==> 04-27 <==
Design sur, start of the top module:
module sur(
    input        CLK,
    input        rst,
    input        EN_sur,
    input        ECHO1,
    input        ECHO2,
    input        ECHO3,
    input        ECHO4,
    input        ECHO5,
    output       TRIG1,
    output       TRIG2,
    output       TRIG3,
    output       TRIG4,
    output       TRIG5,
    output       SG90,
    output [3:0] dig,
    output [6:0] seg,
    output [3:0] dis
);
wire [3:0] min;
wire [3:0] distance;
reg [24:0] count2;
reg        CLK2;
wire       CE20 = (count2 == 2000) && !CLK2;
always @(posedge CLK)
begin
    if (rst)
    begin
        count2 <= 0;
        CLK2   <= 0;
    end
    else if (count2 == 2000)
    begin
        count2 <= 0;
        CLK2   <= ~CLK2;
    end
    else
        count2 <= count2 + 1;
end
surrounding inst4(
    .CLK(CLK), .rst(rst), .EN(EN_sur),
    .TRIG1(TRIG1), .TRIG2(TRIG2), .TRIG3(TRIG3), .TRIG4(TRIG4), .TRIG5(TRIG5),
    .ECHO1(ECHO1), .ECHO2(ECHO2), .ECHO3(ECHO3), .ECHO4(ECHO4), .ECHO5(ECHO5),
  ...
export LEC_CHECK = 0
export ABC_AREA = 0
export CAP_MARGIN = 20
export CORE_ASPECT_RATIO = 0.94
export CORE_MARGIN = 2
export CORE_UTILIZATION = 26
export CTS_CLUSTER_DIAMETER = 103
export CTS_CLUSTER_SIZE = 40
export GPL_TIMING_DRIVEN = 1
export HOLD_SLACK_MARGIN = 0.04
export MAX_ROUTING_LAYER = met4
export PLACE_DENSITY_LB_ADDON = 0.14
export SETUP_SLACK_MARGIN = -0.86
export SLEW_MARGIN = 20
export TNS_END_PERCENT = 30
create_clock -name core_clock -period 32.7 [get_ports {CLK}]
run.sh (not shown) runs the stock make flow with config.mk's settings and CLKGATE_MAP_FILE=.
==> 09-22 (differences from 04-27) <==
ABC_AREA = default   (was 0)
CORE_ASPECT_RATIO = default   (was 0.94)
CORE_UTILIZATION = 31   (was 26)
CTS_CLUSTER_DIAMETER = default   (was 103)
CTS_CLUSTER_SIZE = default   (was 40)
GPL_TIMING_DRIVEN = default   (was 1)
HOLD_SLACK_MARGIN = default   (was 0.04)
MAX_ROUTING_LAYER = default   (was met4)
PLACE_DENSITY_LB_ADDON = default   (was 0.14)
SETUP_SLACK_MARGIN = default   (was -0.86)
TNS_END_PERCENT = default   (was 30)
==> flow/constraint.sdc (replaced) <==
create_clock -name core_clock -period 22.1 [get_ports {CLK}]
set_input_delay 4.4200 -clock core_clock [delete_from_list [all_inputs] [get_ports {CLK}]]
set_output_delay 4.4200 -clock core_clock [all_outputs]
set_load 0.01 [all_outputs]
==> results.cfg <==
; synthesis and place-and-route metrics
[global_route]
grt_pass1_wl_mm = 119

[final_timing]
max_freq_mhz = 48.4
worst_slew_pin_slew_ns = 0.969

[die]
fp.coreArea_sq_um = 84900

[critical_path]
rrSetupSlack_ns = 3.44
path_buffers = 4
crit_cells = 55
critPathLaunch = ECHO3

[status]
status = finished clean

[clock_network]
cts-htree-levels = 2
worstSkewPairLatency_ns = 0.56

[placed_design]
post-place-ws_ns = 0.913

[route]
dr_total_vias = 24960

[cells_and_area]
final_area_sq_um = 28800
That was 09-22.
==> results.cfg <==
; synthesis and place-and-route metrics
[clock_network]
worstSkewPairLatency_ns = 0.60
cts-htree-levels = 1
ctsResizeCount = 0

[critical_path]
critPathLaunch = ECHO2
path_buffers = 3
rrSetupSlack_ns = 13.16
cp_top_family = AND-OR/OR-AND gates

[cells_and_area]
clkbuf_count = 23
final_area_sq_um = 28600

[final_timing]
worst_slew_pin_slew_ns = 1.09
max_freq_mhz = 41.7

[global_route]
grt_pass1_wl_mm = 131

[route]
drt-met1-wl_mm = 41.9

[synthesis]
flop_cell = dfxtp_1
async_reset_ff_share_pct = 0

[die]
fp.coreArea_sq_um = 101000

[status]
status = finished clean

[placed_design]
post-place-ws_ns = 8.47
That was 04-27.

* * *

==> trial 86 <==
==> flow/design.v <==
module surrounding(CLK,rst,EN,TRIG1,TRIG2,TRIG3,TRIG4,TRIG5,ECHO1,ECHO2,ECHO3,ECHO4,ECHO5,min,distance);
input CLK;                
input rst;                
input EN;                 
output reg [3:0] distance;
output reg TRIG1,TRIG2,TRIG3,TRIG4,TRIG5;          
input ECHO1,ECHO2,ECHO3,ECHO4,ECHO5;               
output reg [3:0] min;    
reg [24:0] count;
reg [24:0] count0,count1,count2,count3,count4,count5;
reg [24:0] countsg;
always @(posedge CLK)
begin
    if(rst)
    begin
        count<=0;
        TRIG1<=0;
        TRIG2<=0;
        TRIG3<=0;
        TRIG4<=0;
        TRIG5<=0;
    end
    else if(EN==1)
	 begin 
	     TRIG1<=0;
		  TRIG2<=0;
		  TRIG3<=0;
		  TRIG4<=0;
		  TRIG5<=0;
	 end
	 else if(EN==0)
	 begin
	     if(count==0|count==1)  
		  begin
		        TRIG1<=1;
		        TRIG2<=1;
		        TRIG3<=1;
		        TRIG4<=1;
		        TRIG5<=1;
				  count<=count+1;
		  end
		  else if(count==5000)         
		  begin 
		        TRIG1<=0;
		        TRIG2<=0;
		        TRIG3<=0;
		        TRIG4<=0;
		        TRIG5<=0;
		        count<=0;
		  end
		  else 
		  begin 
		        TRIG1<=0;
		        TRIG2<=0;
		        TRIG3<=0;
		        TRIG4<=0;
		        TRIG5<=0;
				  count<=count+1;
		  end
	  end
end
always @(posedge CLK)
if(rst)
begin
    count0<=0;
    count1<=0;
    count2<=0;
    count3<=0;
    count4<=0;
    count5<=0;
    min<=0;
    distance<=0;
end
else
begin
    if(count0==5000)
	 begin
	     count0<=0;
	     count1<=0;
		  count2<=0;
		  count3<=0;
		  count4<=0;
		  count5<=0;
		  min<=0;
    end	  
	 else
	 begin
		   count0<=count0+1;
	      if(ECHO1==1)
			begin 
				count1<=count1+1;
			end
			if(ECHO2==1)
			begin 
			count2<=count2+1;
			end
			if(ECHO3==1)
			begin 
			count3<=count3+1;
			end
			if(ECHO4==1)
			begin 
			count4<=count4+1;
			end
			if(ECHO5==1)
			begin 
				count5<=count5+1;
			end
	 end
	 if(ECHO1+ECHO2+ECHO3+ECHO4+ECHO5==4)
	 begin
	     if(count1>58&&count2>58&&count3>58&&count4>58&&count5>58)  
		  begin
		      min<=0;
				distance<=0;
        end
        else if(ECHO1==0)
        begin
            min<=1;
				distance<=count1*10/58;
        end
        else if(ECHO2==0)
        begin
            min<=2;
				distance<=count2*10/58;
        end
        else if(ECHO3==0)
        begin
            min<=3;
            distance<=count3*10/58;
		  end 
        else if(ECHO4==0)
        begin
            min<=4;
				distance<=count4*10/58;
        end
        else if(ECHO5==0)
        begin
            min<=5;
				distance<=count5*10/58;
        end			  
	 end
end
endmodule
module surrounding_driver(CLK,rst,CE20,EN,minsg,SG90);
input EN;                 
input [3:0] minsg;
output reg SG90;    
input CLK;                    
input rst;                    
input CE20;                   
reg [24:0] pwm;
reg [24:0] count;
always @(posedge CLK)
begin
	  if(rst) pwm<=0;
	  else if(CE20)
	  case(minsg)
		  0:begin pwm<=0; end
		  1:begin pwm<=40;  end
		  2:begin pwm<=60; end
		  3:begin pwm<=80; end
		  4:begin pwm<=100;end
		  5:begin pwm<=120; end
		  default: pwm<=0; 
	  endcase
end
always @(posedge CLK)
begin
     if(rst)
	  begin
	       count<=0;
	       SG90<=0;
	  end
     else if(count==1000)
	  begin
	       count<=0;
	  end
	  else if(count<pwm) 
	       begin 
			     SG90<=1;
				  count<=count+1;
			 end
	  else
	       begin
			     SG90<=0;
				  count<=count+1;
			 end
end
endmodule
module display_dis(clk,rst,distance,dig,seg);
input clk;
input rst;
input [3:0]distance;
output reg[3:0]dig;
output reg[6:0]seg;
reg[3:0]data1,data2;
reg[3:0]data;
reg q;
always@(posedge clk)
if(rst)
begin
data1<=0;data2<=0;
end
else
begin
data1<=distance%10;
data2<=distance/10;
end
always @(posedge clk)
if(rst)
begin
	q<=0;dig<=0;data<=0;
end
else
begin
	q<=q+1;
	case(q)
	1'd0 : begin dig<=4'b0001; data<=data1; end
	1'd1 : begin dig<=4'b0010; data<=data2; end
	endcase
end
always @(data)
begin 
	case(data)
   4'd0 : seg=7'b1111110;
   4'd1 : seg=7'b0110000;
   4'd2 : seg=7'b1101101;
   4'd3 : seg=7'b1111001;
   4'd4 : seg=7'b0110011;
   4'd5 : seg=7'b1011011;
   4'd6 : seg=7'b1011111;
   4'd7 : seg=7'b1110000;
   4'd8 : seg=7'b1111111;
   4'd9 : seg=7'b1111011;
   default : seg=7'b1111110;
   endcase
end
endmodule
module sur(
    input        CLK,
    input        rst,
    input        EN_sur,
    input        ECHO1,
    input        ECHO2,
    input        ECHO3,
    input        ECHO4,
    input        ECHO5,
    output       TRIG1,
    output       TRIG2,
    output       TRIG3,
    output       TRIG4,
    output       TRIG5,
    output       SG90,
    output [3:0] dig,
    output [6:0] seg,
    output [3:0] dis
);
wire [3:0] min;
wire [3:0] distance;
reg [24:0] count2;
reg        CLK2;
wire       CE20 = (count2 == 2000) && !CLK2;
always @(posedge CLK)
begin
    if (rst)
    begin
        count2 <= 0;
        CLK2   <= 0;
    end
    else if (count2 == 2000)
    begin
        count2 <= 0;
        CLK2   <= ~CLK2;
    end
    else
        count2 <= count2 + 1;
end
surrounding inst4(
    .CLK(CLK), .rst(rst), .EN(EN_sur),
    .TRIG1(TRIG1), .TRIG2(TRIG2), .TRIG3(TRIG3), .TRIG4(TRIG4), .TRIG5(TRIG5),
    .ECHO1(ECHO1), .ECHO2(ECHO2), .ECHO3(ECHO3), .ECHO4(ECHO4), .ECHO5(ECHO5),
    .min(min), .distance(distance)
);
surrounding_driver inst1(
    .CLK(CLK), .rst(rst), .CE20(CE20), .EN(EN_sur), .minsg(min), .SG90(SG90)
);
display_dis inst(
    .clk(CLK), .rst(rst), .distance(distance), .dig(dig), .seg(seg)
);
assign dis = distance;
endmodule
==> flow/run.sh <==
#!/bin/bash
# the make line also repeats each setting of config.mk as NAME=value (left out here)
make -C /OpenROAD-flow-scripts/flow DESIGN_CONFIG=/design/flow/config.mk WORK_HOME=/design/flow/orfs CLKGATE_MAP_FILE= finish
==> flow/config.mk <==
export PLATFORM = sky130hd
export DESIGN_NAME = sur
export DESIGN_NICKNAME = sur
export VERILOG_FILES = /design/flow/design.v
export SDC_FILE = /design/flow/constraint.sdc
export NUM_CORES = 4
export LEC_CHECK = 0
export ABC_AREA = 1
export CAP_MARGIN = 20
export CORE_MARGIN = 2
export CORE_UTILIZATION = 72
export CTS_CLUSTER_DIAMETER = 323
export HOLD_SLACK_MARGIN = 0.28
export PLACE_DENSITY_LB_ADDON = 0.01
export SETUP_SLACK_MARGIN = 3.92
export SLEW_MARGIN = 20
==> flow/constraint.sdc <==
create_clock -name core_clock -period 15.9 [get_ports {CLK}]
set_input_delay 3.1800 -clock core_clock [delete_from_list [all_inputs] [get_ports {CLK}]]
set_output_delay 3.1800 -clock core_clock [all_outputs]
set_load 0.01 [all_outputs]
==> build 51: changes against trial 86 <==
- CTS_CLUSTER_DIAMETER: 323 -> default
- HOLD_SLACK_MARGIN: 0.28 -> default
- PLACE_DENSITY_LB_ADDON: 0.01 -> default
- SETUP_SLACK_MARGIN: 3.92 -> -0.67
==> flow/constraint.sdc (replaced) <==
create_clock -name core_clock -period 12.8 [get_ports {CLK}]
set_input_delay 2.5600 -clock core_clock [delete_from_list [all_inputs] [get_ports {CLK}]]
set_output_delay 2.5600 -clock core_clock [all_outputs]
set_load 0.01 [all_outputs]
==> build 88: changes against trial 86 <==
- ABC_AREA: 1 -> default
- CORE_UTILIZATION: 72 -> 40
- CTS_CLUSTER_DIAMETER: 323 -> default
- HOLD_SLACK_MARGIN: 0.28 -> default
- PLACE_DENSITY_LB_ADDON: 0.01 -> default
- SETUP_SLACK_MARGIN: 3.92 -> default
==> flow/constraint.sdc (replaced) <==
create_clock -name core_clock -period 12.4 [get_ports {CLK}]
set_input_delay 2.4800 -clock core_clock [delete_from_list [all_inputs] [get_ports {CLK}]]
set_output_delay 2.4800 -clock core_clock [all_outputs]
set_load 0.01 [all_outputs]
==> summary of the runs <==
In build 51 the count of clock-buffer cells in the layout is lower than in build 88, by 12. Of build 51 and build 88, build 51 has the higher first-iteration DRC count (gap about 100%, measured against build 88). Of build 88 and build 51, build 51 has the higher wire length (gap 4.1%, measured against build 51). Of build 88 and build 51, build 51 has the higher core utilization (gap 27 points). Build 51 reached the layout checks and failed them: negative setup slack. Build 88 finished but fails on negative setup slack. Trial 86 never finished: it broke off in global routing (5_1_grt).
